north:
## top_button_handler
module top_button_handler(
    input wire clk,
    input wire rst,
    input wire [3:0] btn,                
    input wire [3:0] sw_p,               
    input wire sw_au,                    
    input wire update_money,
    output reg [3:0] seg_0_data,         
    output reg [3:0] seg_1_data,         
    output reg [3:0] seg_2_data,         
    output reg [3:0] seg_3_data,          
    output wire rs, rw, en,
    output reg [3:0] led,
    output wire [7:0] data
);
    localparam SHOW_TIME = 62500;        
    localparam SHOW_STEP = 12500;        
    reg [7:0] product_count_ready[4:0];  
    reg [7:0] money;                
    reg [7:0] price[4:0];               
    reg [7:0] price_to_pay;                
    reg [7:0] unit;                
    reg [7:0] dozen;                
    reg [7:0] product_count_current;       
    reg [7:0] selected_product;            
    reg [3:0] flag_led;
    integer i;                           
    reg [127:0] lcd_line1;               
    reg [127:0] lcd_line2;                
    reg [31:0] counter;
    reg [1:0] flag_counter;
    reg [7:0] count_down;
    reg [7:0] pcc_n;                     
    reg [7:0] ptp_n;                     
    reg [7:0] unit_n;
    reg [7:0] dozen_n;
    reg [7:0] pcr_n;                     
    wire btn0_flag, btn1_flag, btn2_flag, btn3_flag;
  ...
make LEC_CHECK=0 ABC_AREA=1 CAP_MARGIN=20 CELL_PAD_IN_SITES_GLOBAL_PLACEMENT=0 CORE_ASPECT_RATIO=1.07 CORE_MARGIN=2 CORE_UTILIZATION=70 CTS_CLUSTER_DIAMETER=375 CTS_CLUSTER_SIZE=16 GPL_ROUTABILITY_DRIVEN=0 GPL_TIMING_DRIVEN=1 MAX_ROUTING_LAYER=met5 SETUP_SLACK_MARGIN=-0.95 SLEW_MARGIN=20 TNS_END_PERCENT=90 finish   # period 13.8 ns
run.sh (not shown) runs the stock make flow with config.mk's settings and CLKGATE_MAP_FILE=.
north finished all stages; layout check result: FAIL, due to negative setup slack.
Changes in south relative to north:
Settings: GPL_ROUTABILITY_DRIVEN no longer set, was 0; GPL_TIMING_DRIVEN no longer set, was 1; CORE_ASPECT_RATIO no longer set, was 1.07; CTS_CLUSTER_DIAMETER no longer set, was 375; SETUP_SLACK_MARGIN no longer set, was -0.95; TNS_END_PERCENT no longer set, was 90; CORE_UTILIZATION now 65, was 70; CELL_PAD_IN_SITES_GLOBAL_PLACEMENT no longer set, was 0; MAX_ROUTING_LAYER no longer set, was met5; CTS_CLUSTER_SIZE no longer set, was 16; ABC_AREA no longer set, was 1; the clock period (ns, I/O delays scaled along) now 14.5, was 13.8.
==> results <==
north → south: tally of non-filler cells in the final layout now sits lower; worst clock skew on the final layout now sits lower; die size now sits higher; worst reg-to-reg path cell count now sits lower; final-report setup violation count now sits at about the same level. Looking at critical path's slowest cell, the sky130_fd_sc_hd__dfrtp_1 result is from north; the sky130_fd_sc_hd__or4_4 one comes from south. Although south finished all stages, its layout failed final checks on negative setup slack. Changes observed in south relative to north: first-pass GRT wire length up 17 mm, final critical-path setup slack down 0.99 ns.
### south -> east
Settings: putting CTS_CLUSTER_DIAMETER at 30 where nothing was set; putting ABC_AREA at 1 where nothing was set; putting SETUP_SLACK_MARGIN at 4.02 where nothing was set; swapping 65 for 70 in CORE_UTILIZATION; swapping 14.5 for 15.2 in the clock period (ns, I/O delays scaled along).
--- outcome ---
The remaining runs in south and east completed every stage, whereas east halted early. The flow completed for south, but it is not clean: the layout still shows negative setup slack. Between south and east, cell count listed in synth_stat.txt is higher for east, south comes in under that. Going from south to east, height of the chip lost 8.7 µm; share of the yosys chip area belonging to registers did not really move; number of placed instances, taps included up about 8%. Horizontal extent of the die ends up lower on east.
### east -> west
Settings: CORE_UTILIZATION: 70 -> 22; CTS_CLUSTER_DIAMETER: 30 -> unset; SETUP_SLACK_MARGIN: 4.02 -> unset; ABC_AREA: 1 -> unset; the clock period (ns, I/O delays scaled along): 15.2 -> 21.0.
[summary]
west was carried through to the last stage, and its layout satisfied the timing, design-rule and antenna checks.
west ended up with a higher instance count after placement with tap cells included than east did.
For the worst setup slack after placement, west came in 0.76 ns higher than east did.
west against east: placement-stage cell area has decreased; starting utilization of the core area lower; number of cell rows has increased; width of the die picked up an extra 180 µm; y dimension of the die went up.
Post-synthesis cell count from yosys: higher on east

========
Setup of v9:
Starting RTL as in the previous note.
clock: 33.1 ns
lec_check: 0
abc_area: 0
cap_margin: 20
cell_pad_in_sites_detail_placement: 2
core_margin: 2
core_utilization: 51
gpl_routability_driven: 1
gpl_timing_driven: 1
hold_slack_margin: -0.06
min_routing_layer: met1
place_density_lb_addon: 0.12
setup_slack_margin: 4.52
slew_margin: 25
v9 is listed as incomplete: the tool reported an error in detailed placement (3_5_place_dp) and the run ended there.
Input changes introduced in v47 (baseline for comparison: v9):
- a deleted CELL_PAD_IN_SITES_DETAIL_PLACEMENT that had been 2
- a change of CORE_UTILIZATION from 51 to 40
- a change of SLEW_MARGIN from 25 to 20
- a deleted ABC_AREA that had been 0
- a deleted SETUP_SLACK_MARGIN that had been 4.52
- a deleted GPL_TIMING_DRIVEN that had been 1
- a deleted HOLD_SLACK_MARGIN that had been -0.06
- a deleted PLACE_DENSITY_LB_ADDON that had been 0.12
- a deleted MIN_ROUTING_LAYER that had been met1
- a deleted GPL_ROUTABILITY_DRIVEN that had been 1
- a change of the clock period (ns, I/O delays scaled along) from 33.1 to 22.0
==> comparison <==
v47: done, clean on timing, DRC and antenna
v47 gives more area of the placeable core than v9 did.
Reported for v47 and v9, summed instance area of the synthesized netlist turned out identical to the last digit.
v47 vs v9, die size went up by 27%.
Re average cell area after synthesis: no difference whatsoever between v47 and v9.
Going from v9 to v47, global placement routability congestion moved down, synthesized cell count held.
The inputs of v1 differ from those of v47 as listed below.
- swapping 40 for 65 in CORE_UTILIZATION
- putting CTS_CLUSTER_DIAMETER at 267 where nothing was set
- swapping 22.0 for 15.0 in the clock period (ns, I/O delays scaled along)
==> comparison <==
| v1 | all stages done | FAIL | negative setup slack |. [compare] base=v47 new=v1: detailed route wirelength on metal2 now sits higher, cell area now sits higher, die area now sits lower. [compare] base=v47 new=v1: average wire per standard cell moved up; clock buffer and inverter area fraction after layout moved down.
What v13 does differently from v1 at the input level:
- setting SETUP_SLACK_MARGIN to -1.78 for the first time
- setting GPL_ROUTABILITY_DRIVEN to 0 for the first time
- changing CORE_UTILIZATION from 65 to 40
- changing SLEW_MARGIN from 20 to 15
- removing CTS_CLUSTER_DIAMETER (formerly 267)
- changing the clock period (ns, I/O delays scaled along) from 15.0 to 22.0
--- outcome ---
Apart from v1, each of v1 and v13 ends the flow with a layout that passes the timing, design-rule and antenna checks. In v1 the implementation completed, yet the final layout does not meet the checks, the culprit being negative setup slack. Taking v1 as 1.0, v13 lands at 0.69 on first-iteration DRC count. A top layer used by detailed routing of met4 is what v1 shows, while met5 belongs to v13. v13 has number of placed instances with taps included below what v1 had. [compare] base=v1 new=v13: post-route fraction of the period consumed by the critical path now sits lower; flop share of the area now sits higher. Time the worst path needs with I/O delays and setup for v13: 3.83 ns up relative to v1. From v1 to v13 the numbers moved as follows: final cell utilization of the core now smaller, combined global-route utilization of all metal layers now smaller. Sort v1 and v13 by height of the chip desc -> top: v13. Looking at v1 and v13, the pin slew with the least headroom to its limit is a wash. v13 — first-pass GRT wire length 3.7% lower, v1 as reference.
Changes in v42 relative to v13:
- SLEW_MARGIN changed from 15 to 20
- SETUP_SLACK_MARGIN removed (was -1.78)
- CORE_UTILIZATION changed from 40 to 68
- ABC_AREA newly set to 1
- GPL_ROUTABILITY_DRIVEN removed (was 0)
- CTS_CLUSTER_SIZE newly set to 96
- the clock period (ns, I/O delays scaled along) changed from 22.0 to 11.6
Notes after the runs:
On number of cells upsized or downsized after cts: v42 sits above v13. Summary: with v13 as the reference, chip area in v42 moved down by more than a quarter. Simple logic cell fraction of the synthesized area was higher in v42 than in v13. Summary of v42 over v13: parity-gate share of the synthesized area counting xor and xnor cells -2.9 points; combined area of all synthesized cells closely matched the old numbers; synthesized cell count grew by about 14%. v42 did not finish: a tool error stopped it during global routing (5_1_grt).

========
Setup of run A:
Starting RTL as in the previous note.
==> flow/design.v (excerpt) <==
module top_button_handler(
    input wire clk,
    input wire rst,
    input wire [3:0] btn,                
    input wire [3:0] sw_p,               
    input wire sw_au,                    
    input wire update_money,
    output reg [3:0] seg_0_data,         
    output reg [3:0] seg_1_data,         
    output reg [3:0] seg_2_data,         
    output reg [3:0] seg_3_data,          
    output wire rs, rw, en,
    output reg [3:0] led,
    output wire [7:0] data
);
    localparam SHOW_TIME = 62500;        
    localparam SHOW_STEP = 12500;        
    reg [7:0] product_count_ready[4:0];  
    reg [7:0] money;                
    reg [7:0] price[4:0];               
    reg [7:0] price_to_pay;                
    reg [7:0] unit;                
    reg [7:0] dozen;                
    reg [7:0] product_count_current;       
    reg [7:0] selected_product;            
    reg [3:0] flag_led;
    integer i;                           
    reg [127:0] lcd_line1;               
    reg [127:0] lcd_line2;                
    reg [31:0] counter;
    reg [1:0] flag_counter;
    reg [7:0] count_down;
    reg [7:0] pcc_n;                     
    reg [7:0] ptp_n;                     
    reg [7:0] unit_n;
    reg [7:0] dozen_n;
    reg [7:0] pcr_n;                     
    wire btn0_flag, btn1_flag, btn2_flag, btn3_flag;
    button_debounce db0 (.clk(clk), .rst(rst), .button_in(btn[0]), .button_flag(btn0_flag));
    button_debounce db1 (.clk(clk), .rst(rst), .button_in(btn[1]), .button_flag(btn1_flag));
    button_debounce db2 (.clk(clk), .rst(rst), .button_in(btn[2]), .button_flag(btn2_flag));
    button_debounce db3 (.clk(clk), .rst(rst), .button_in(btn[3]), .button_flag(btn3_flag));
    LCD_display lcd_inst (
        .clk(clk),
        .rst(rst),
        .line1(lcd_line1),
        .line2(lcd_line2),
        .rs(rs),
        .rw(rw),
        .en(en),
        .data(data),
        .update(sw_au),
        .sw_p(sw_p),
        .flag_counter(flag_counter[0])
  ...
export LEC_CHECK = 0
export CAP_MARGIN = 10
export CORE_MARGIN = 5
export CORE_UTILIZATION = 40
export CTS_CLUSTER_DIAMETER = 109
export HOLD_SLACK_MARGIN = -0.09
export MIN_ROUTING_LAYER = met2
export PLACE_DENSITY_LB_ADDON = 0.14
export SLEW_MARGIN = 20
create_clock -name core_clock -period 25.5 [get_ports {clk}]
Every stage of the flow completed for run A, and the final layout passed the timing, design-rule and antenna checks.
Here is what was changed in the inputs of run B compared with run A.
- changing CAP_MARGIN from 10 to 15
- changing CORE_MARGIN from 5 to 2
- removing MIN_ROUTING_LAYER (formerly met2)
- changing CTS_CLUSTER_DIAMETER from 109 to 263
- setting ABC_AREA to 1 for the first time
- removing PLACE_DENSITY_LB_ADDON (formerly 0.14)
- removing HOLD_SLACK_MARGIN (formerly -0.09)
- changing CORE_UTILIZATION from 40 to 72
- changing the clock period (ns, I/O delays scaled along) from 25.5 to 17.0
### Flow results
- A global-route layer with the greatest usage of met2 is what run B shows, while met3 belongs to run A.
- Per the comparison of run B with run A, final design instance area without fill now sits higher; ratio of final minimum period to clock period now sits higher; clock latency at the later pin of the worst-skew pair now sits lower; overall routed net length now sits higher.
- Run B vs run A: number of buffers added by the clock tree synthesis step down by a few percent
- Status run B: flow complete, layout not clean - setup timing
The inputs of run C differ from those of run B as listed below.
- CORE_UTILIZATION now 70, was 72
- CTS_CLUSTER_DIAMETER now 379, was 263
- CTS_CLUSTER_SIZE now 90, previously not set
- CAP_MARGIN now 20, was 15
- the clock period (ns, I/O delays scaled along) now 15.3, was 17.0
Notes after the runs:
- Run C did not finish: a tool error stopped it during 5_1_grt.
- Taking run B as the reference point, the final RePlAce weighted congestion of run C rises by about 4%.
- Looking at post-CTS setup buffer count, run C sits 103 higher than run B does.
- Re synthesized cell count: no difference whatsoever between run B and run C.
- Comparing die span in x for run C and run B, the bigger number came from run C.
- Run C against run B: post-placement cell area climbed about 5%; H-tree depth dropped 1.

========
## P
top_button_handler again, from the RTL that the note above started with.
make LEC_CHECK=0 ABC_AREA=0 CAP_MARGIN=20 CELL_PAD_IN_SITES_GLOBAL_PLACEMENT=0 CORE_ASPECT_RATIO=0.83 CORE_MARGIN=2 CORE_UTILIZATION=72 CTS_CLUSTER_SIZE=24 GPL_ROUTABILITY_DRIVEN=0 GPL_TIMING_DRIVEN=1 MAX_ROUTING_LAYER=met5 PLACE_DENSITY_LB_ADDON=0.13 SLEW_MARGIN=20 TNS_END_PERCENT=90 finish   # period 9.97 ns
P | ERROR | global routing (5_1_grt)
Relative to P, the following input files were edited for Q:
- a deleted MAX_ROUTING_LAYER that had been met5
- a deleted CELL_PAD_IN_SITES_GLOBAL_PLACEMENT that had been 0
- a deleted PLACE_DENSITY_LB_ADDON that had been 0.13
- a deleted GPL_TIMING_DRIVEN that had been 1
- a deleted CORE_ASPECT_RATIO that had been 0.83
- a deleted CTS_CLUSTER_SIZE that had been 24
- a deleted ABC_AREA that had been 0
- a deleted GPL_ROUTABILITY_DRIVEN that had been 0
- an added SETUP_SLACK_MARGIN of 5.0
- a change of CORE_UTILIZATION from 72 to 40
- a deleted TNS_END_PERCENT that had been 90
- a change of the clock period (ns, I/O delays scaled along) from 9.97 to 21.0
### Flow results
Q finished every stage and its layout cleared the timing, design-rule and antenna checks. In the tables for P and Q, total of cells resized after clock tree synthesis reads higher with P. Placed wire-length estimate after detailed placement | Q below P. Q ends up with higher row count than P does.
## Diff of input files: R against Q
- a change of CORE_UTILIZATION from 40 to 70
- a change of SETUP_SLACK_MARGIN from 5.0 to 4.11
- an added ABC_AREA of 1
- a change of the clock period (ns, I/O delays scaled along) from 21.0 to 22.3
[summary]
- What R reported for post-route cell area has to be multiplied by 1.11 to get the figure for Q.
- Destination of the critical timing path = count_down[7]: Q; destination of the critical timing path = led[2]: R
- Delta (R minus Q): count of TritonRoute iterations in the first routing pass went down 1.
- Comparing Q and R, the lower clock-buffer cell count was measured on R.
- Delta (R minus Q): placer's final routability congestion estimate +about 8%, synthesized cell count climbed 14%.
- Taking Q as the reference, in R sequential fraction of the synthesis area ~0 delta; worst-case hold slack ~0 delta; synthesized area ~0 delta.
--- input diff R..S ---
- CORE_UTILIZATION: 70 -> 40
- ABC_AREA: 1 -> unset
- SETUP_SLACK_MARGIN: 4.11 -> unset
- HOLD_SLACK_MARGIN: unset -> -0.09
- PLACE_DENSITY_LB_ADDON: unset -> 0.14
- CTS_CLUSTER_DIAMETER: unset -> 109
- CORE_MARGIN: 2 -> 10
- the clock period (ns, I/O delays scaled along): 22.3 -> 25.5
- Post-synthesis share of cell area spent on and-or and or-and gates in S vs R: up 11 points
- In S the minimum clock period after layout turned out 6.39 ns higher than in R.
- Cell with the largest stage delay on the worst path = dfrtp_1: R; cell with the largest stage delay on the worst path = a221oi_2: S
Setup changes, S to T
- changing CORE_MARGIN from 10 to 2
- removing PLACE_DENSITY_LB_ADDON (formerly 0.14)
- removing HOLD_SLACK_MARGIN (formerly -0.09)
- removing CTS_CLUSTER_DIAMETER (formerly 109)
- changing the clock period (ns, I/O delays scaled along) from 25.5 to 21.0
Results
- In summary, S completed successfully, with a layout that passed the timing, design-rule and antenna checks.
- In summary, T completed successfully, with a layout that passed the timing, design-rule and antenna checks.
- Wire length of the first global-routing pass down 1.4 mm in T wrt S
- Against S, T comes in 1 lower on antenna diode count.
- The final max-slew violation count on S is in line with that on T.
- Worst hold slack after final layout of S is on par with T.
- Against S, T comes in 0.65 points lower on sequential share of layout area.

========
top_button_handler again, from the RTL that the note above started with.
Settings: LEC_CHECK=0, ABC_AREA=0, CAP_MARGIN=20, CELL_PAD_IN_SITES_GLOBAL_PLACEMENT=0, CORE_ASPECT_RATIO=0.83, CORE_MARGIN=2, CORE_UTILIZATION=72, CTS_CLUSTER_DIAMETER=246, CTS_CLUSTER_SIZE=24, GPL_ROUTABILITY_DRIVEN=0, GPL_TIMING_DRIVEN=1, MAX_ROUTING_LAYER=met5, PLACE_DENSITY=0.64, SLEW_MARGIN=20, TNS_END_PERCENT=90; clock period 8.99 ns.
The baseline stopped in global routing.
Then changed:
CTS_CLUSTER_DIAMETER = not set   (was 246)
PLACE_DENSITY = not set   (was 0.64)
PLACE_DENSITY_LB_ADDON = 0.13   (was not set)
SETUP_SLACK_MARGIN = 1.42   (was not set)
TNS_END_PERCENT = 5   (was 90)
clock period = 9.97 ns   (was 8.99 ns; I/O delays follow)
Effect:
- The changed run aborted during global routing, error GRT-0116
- die area does not change
- synthesized area stays the same
- synthesized cell count does not change
